==> flow/design.v (excerpt) <==
module DSP(A,B,C,D,CARRYIN,M,P,CARRYOUT,CARRYOUTF,CLK,OPMODE,
CEA,CEB,CEC,CED,CECARRYIN,CEM,CEP,CEOPMODE,
RSTA,RSTB,RSTC,RSTD,RSTCARRYIN,RSTM,RSTP,RSTOPMODE,
BCOUT,PCIN,PCOUT);
input[17:0] A, B, D;
input[47:0] C,PCIN;
input[7:0] OPMODE;
input CARRYIN,CLK,CEA,CEB,CEC,CECARRYIN,CED,CEM,CEP,CEOPMODE;
input RSTA,RSTB,RSTC,RSTD,RSTCARRYIN,RSTM,RSTP,RSTOPMODE;
output wire[35:0] M;
output wire[47:0] P,PCOUT;
output wire[17:0] BCOUT;
output CARRYOUT,CARRYOUTF;
parameter A0REG=0;	 
parameter A1REG=1; 
parameter B0REG=0;
parameter B1REG=1;
parameter CREG=1;
parameter DREG=1;
parameter MREG=1;
parameter PREG=1;
parameter CARRYINREG=1;
parameter CARRYOUTREG=1;
parameter OPMODEREG=1;
parameter CARRYINSEL="OPMODE5";  
parameter B_INPUT="DIRECT";  
parameter RSTTYPE="SYNC";   
wire[7:0] OPMODE_REG;
wire[17:0] D_REG;
reg[17:0] B0_IN;
wire[17:0] B0_REG;
reg[17:0] PRE_RESULT;
wire[17:0] B1_IN;
wire[17:0] B1_REG;
wire[17:0] A0_REG;
wire[17:0] A1_REG;
wire[35:0] Product_Result;
wire[35:0] M_REG;
reg[47:0] X_OUT;
reg[47:0] Z_OUT;
wire[48:0] Post_Result;
wire[47:0] C_REG;
reg Carry_IN;  
wire CIN; 
wire Carry_Out_In;
  ...
Size in the first run: roughly 330 I/O pins, roughly 28000 um2 of cells after synthesis.
Settings: LEC_CHECK=0, ABC_AREA=0, CAP_MARGIN=15, CORE_ASPECT_RATIO=0.98, CORE_MARGIN=2, CORE_UTILIZATION=71, CTS_CLUSTER_DIAMETER=70, CTS_CLUSTER_SIZE=75, GPL_ROUTABILITY_DRIVEN=0, HOLD_SLACK_MARGIN=-0.08, MAX_ROUTING_LAYER=met4, PLACE_DENSITY_LB_ADDON=0.01, SLEW_MARGIN=20, TNS_END_PERCENT=45; clock period 5.87 ns.
run.sh (not shown) runs the stock make flow with config.mk's settings and CLKGATE_MAP_FILE=.
The baseline finished with negative setup slack left.
==> next run, changes <==
ABC_AREA = 1   (was 0)
CORE_UTILIZATION = 59   (was 71)
CTS_CLUSTER_DIAMETER = not set   (was 70)
HOLD_SLACK_MARGIN = not set   (was -0.08)
PLACE_DENSITY_LB_ADDON = 0.02   (was 0.01)
clock period = 5.1 ns   (was 5.87 ns; I/O delays follow)
Outcome:
- The changed run ran to the end with violations: negative setup slack
- die size is higher by 34%
- register-to-register slack gains 0.16 ns
- routed wire length is higher by 18%
- combinational power is higher by 26%
- worst setup slack gains 0.16 ns
==> next run, changes <==
ABC_AREA = 0   (was 1)
CORE_UTILIZATION = 71   (was 59)
PLACE_DENSITY_LB_ADDON = 0.01   (was 0.02)
=> The new run ran to the end with violations: negative setup slack; sequential power is higher by about 5%; critical path depth is higher by 4; non-clock buffer count is higher by 49; setup slack degrades by 1.1 ns; maximum frequency is lower by 17%; routed wire length is lower by 10%; final area is lower by 10%; die size is lower by 25%; sequential cell count does not change; final cell count is lower by 29%.
==> next run, changes <==
ABC_AREA = not set   (was 0)
CAP_MARGIN = 5   (was 15)
CORE_ASPECT_RATIO = not set   (was 0.98)
CORE_UTILIZATION = 72   (was 71)
CTS_CLUSTER_SIZE = 15   (was 75)
GPL_ROUTABILITY_DRIVEN = not set   (was 0)
MAX_ROUTING_LAYER = not set   (was met4)
PLACE_DENSITY_LB_ADDON = not set   (was 0.01)
TNS_END_PERCENT = not set   (was 45)
clock period = 6.48 ns   (was 5.1 ns; I/O delays follow)
Result:
- The changed run reached the layout checks and failed them: negative setup slack
- worst hold slack is worse by 0.010 ns
- utilization drops by 2.7 points
- sequential cell count stays the same
- wire length shrinks by 3.0%
- die area came out lower by 1.4%
- worst setup slack improved by 1.0 ns
- final area fell by 4.9%
- final cell count goes down by 4.2%
- non-clock buffer count fell by 174
==> next run, changes <==
CORE_UTILIZATION = 70   (was 72)
CTS_CLUSTER_SIZE = 90   (was 15)
MAX_ROUTING_LAYER = met4   (was not set)
SETUP_SLACK_MARGIN = 0.04   (was not set)
clock period = 5.82 ns   (was 6.48 ns; I/O delays follow)
The changed run stopped in global routing (5_1_grt) on GRT-0232; synthesized area is unchanged; die size rises by about 2.8%; synthesized cell count stays the same.
==> next run, changes <==
CORE_UTILIZATION = 65   (was 70)
CTS_CLUSTER_DIAMETER = 29   (was not set)
CTS_CLUSTER_SIZE = 86   (was 90)
MAX_ROUTING_LAYER = not set   (was met4)
SETUP_SLACK_MARGIN = 0.73   (was 0.04)
clock period = 5.9 ns   (was 5.82 ns; I/O delays follow)
The new run finished but failed the layout checks on negative setup slack; die size went up by a little under a tenth; synthesized area does not change; synthesized cell count does not change.


## job 6380
Starting RTL as in the previous note.
Settings: LEC_CHECK=0, CAP_MARGIN=20, CORE_MARGIN=2, CORE_UTILIZATION=65, CTS_CLUSTER_SIZE=86, SETUP_SLACK_MARGIN=0.09, SLEW_MARGIN=20; clock period 5.9 ns.
Job 6380 finished all stages; layout check result: FAIL, due to setup timing.
Relative to job 6380, the following input files were edited for job 5704:
Settings: putting PLACE_DENSITY at 0.6 where nothing was set; clearing SETUP_SLACK_MARGIN, which used to be 0.09; clearing CTS_CLUSTER_SIZE, which used to be 86; swapping 65 for 64 in CORE_UTILIZATION; swapping 5.9 for 7.26 in the clock period (ns, I/O delays scaled along).
Job 5704 finished every step from synthesis to the final layout, and the layout passed the timing, design-rule and antenna checks. Taking job 6380 as the reference, in job 5704 total design power now sits lower, layout overhead on the synthesized area now sits lower, cell area now sits lower. In the metrics for job 6380 and job 5704, the one carrying the lower number of cells upsized or downsized after cts is job 5704. Higher core utilization before placement was reported by job 6380, not job 5704. Compared with job 6380, job 5704 shows a register-to-register slack that is 790 ps higher.
The following lists how job 1977 was set up differently from job 5704:
Settings: CTS_CLUSTER_SIZE newly set to 90; PLACE_DENSITY removed (was 0.6); SETUP_SLACK_MARGIN newly set to 0.04; CORE_UTILIZATION changed from 64 to 67; the clock period (ns, I/O delays scaled along) changed from 7.26 to 5.82.
## What came out
Job 1977 finished every stage; the final checks, however, were not passed, the failures being setup timing. Delta(non-clock buffer count, job 1977 - job 5704) > 0. Taking job 5704 as the reference, in job 1977 die area has decreased, actual transition at the worst max-transition pin has increased, share of cell area taken by muxes after synthesis has remained practically unchanged. Lower number of cells on the critical path goes to job 5704 over job 1977.


DSP again, from the RTL that the note above started with.
// DSP
module DSP(A,B,C,D,CARRYIN,M,P,CARRYOUT,CARRYOUTF,CLK,OPMODE,
CEA,CEB,CEC,CED,CECARRYIN,CEM,CEP,CEOPMODE,
RSTA,RSTB,RSTC,RSTD,RSTCARRYIN,RSTM,RSTP,RSTOPMODE,
BCOUT,PCIN,PCOUT);
clock: 5.3 ns
lec_check: 0
cap_margin: 20
core_margin: 2
core_utilization: 58
max_routing_layer: met4
place_density: 0.6
slew_margin: 20
The first run ran to the end with violations: negative setup slack.
==> next run, changes <==
CORE_UTILIZATION = 68   (was 58)
CTS_CLUSTER_DIAMETER = 43   (was not set)
CTS_CLUSTER_SIZE = 87   (was not set)
This time the run died in 5_1_grt with GRT-0232. Area after synthesis stays the same. Die size falls by about a fifth. Synthesized cell count stays the same.
==> next run, changes <==
CORE_UTILIZATION = 40   (was 68)
CTS_CLUSTER_DIAMETER = not set   (was 43)
CTS_CLUSTER_SIZE = not set   (was 87)
MAX_ROUTING_LAYER = not set   (was met4)
clock period = 7.26 ns   (was 5.3 ns; I/O delays follow)
With this change the flow completed without violations.
Die area went up by about 70%.
Synthesized cell count is unchanged.
Area after synthesis does not change.
==> next run, changes <==
CORE_UTILIZATION = 68   (was 40)
CTS_CLUSTER_SIZE = 86   (was not set)
PLACE_DENSITY = not set   (was 0.6)
SETUP_SLACK_MARGIN = 0.13   (was not set)
clock period = 5.9 ns   (was 7.26 ns; I/O delays follow)
After rerunning: Now the flow aborted during 5_1_grt on GRT-0232. Synthesized area stays the same. Die area is lower by 41%. Synthesized cell count is unchanged.


Setup of wip/raven:
Starting RTL as in the previous note.
Settings: LEC_CHECK=0, CAP_MARGIN=20, CORE_MARGIN=8, CORE_UTILIZATION=40, CTS_CLUSTER_DIAMETER=137, CTS_CLUSTER_SIZE=17, GPL_ROUTABILITY_DRIVEN=0, MAX_ROUTING_LAYER=met4, PLACE_DENSITY_LB_ADDON=0.03, SLEW_MARGIN=5, TNS_END_PERCENT=65; clock period 12.9 ns.
Here is what was changed in the inputs of wip/harbor compared with wip/raven.
Settings: putting PLACE_DENSITY at 0.47 where nothing was set; clearing MAX_ROUTING_LAYER, which used to be met4; clearing CTS_CLUSTER_DIAMETER, which used to be 137; putting SETUP_SLACK_MARGIN at -0.69 where nothing was set; swapping 65 for 60 in TNS_END_PERCENT; clearing PLACE_DENSITY_LB_ADDON, which used to be 0.03; swapping 5 for 20 in SLEW_MARGIN; clearing GPL_ROUTABILITY_DRIVEN, which used to be 0; swapping 8 for 9 in CORE_MARGIN; swapping 17 for 74 in CTS_CLUSTER_SIZE; swapping 12.9 for 8.0 in the clock period (ns, I/O delays scaled along).
## What came out
- wip/harbor: post-detailed-routing wire length about 5% above wip/raven
- As of wip/harbor, via count had risen slightly compared to wip/raven.
- Area growth from synthesis to layout, wip/harbor and wip/raven: lower on wip/raven
- wip/harbor vs wip/raven, top routing layer in use: met5 vs met4
- In wip/harbor relative to wip/raven, design internal power had gone up by more than half.
- Comparing the two runs side by side, wip/harbor comes out behind wip/raven on overall die area.
- The maximum clock frequency of wip/harbor is higher than that of wip/raven.
- Summary: with wip/raven as the reference, floorplan die height in wip/harbor moved up slightly.
The inputs of wip/lagoon differ from those of wip/harbor as listed below.
Settings: CTS_CLUSTER_SIZE: 74 -> unset; SETUP_SLACK_MARGIN: -0.69 -> -0.34; CORE_MARGIN: 9 -> 2; TNS_END_PERCENT: 60 -> unset; PLACE_DENSITY: 0.47 -> 0.6; the clock period (ns, I/O delays scaled along): 8.0 -> 7.26.
Findings:
wip/lagoon vs. wip/harbor: part of the power in combinational logic now smaller, core utilization comparable, transition time of the tightest slew-check pin now smaller, share of the cycle needed by the critical path after routing now larger, final total power now larger.
Looking at number of antenna violations at the first check in global routing, wip/lagoon sits 2 lower than wip/harbor does.
No activity file was given, so power comes from the tool's default toggle rates.
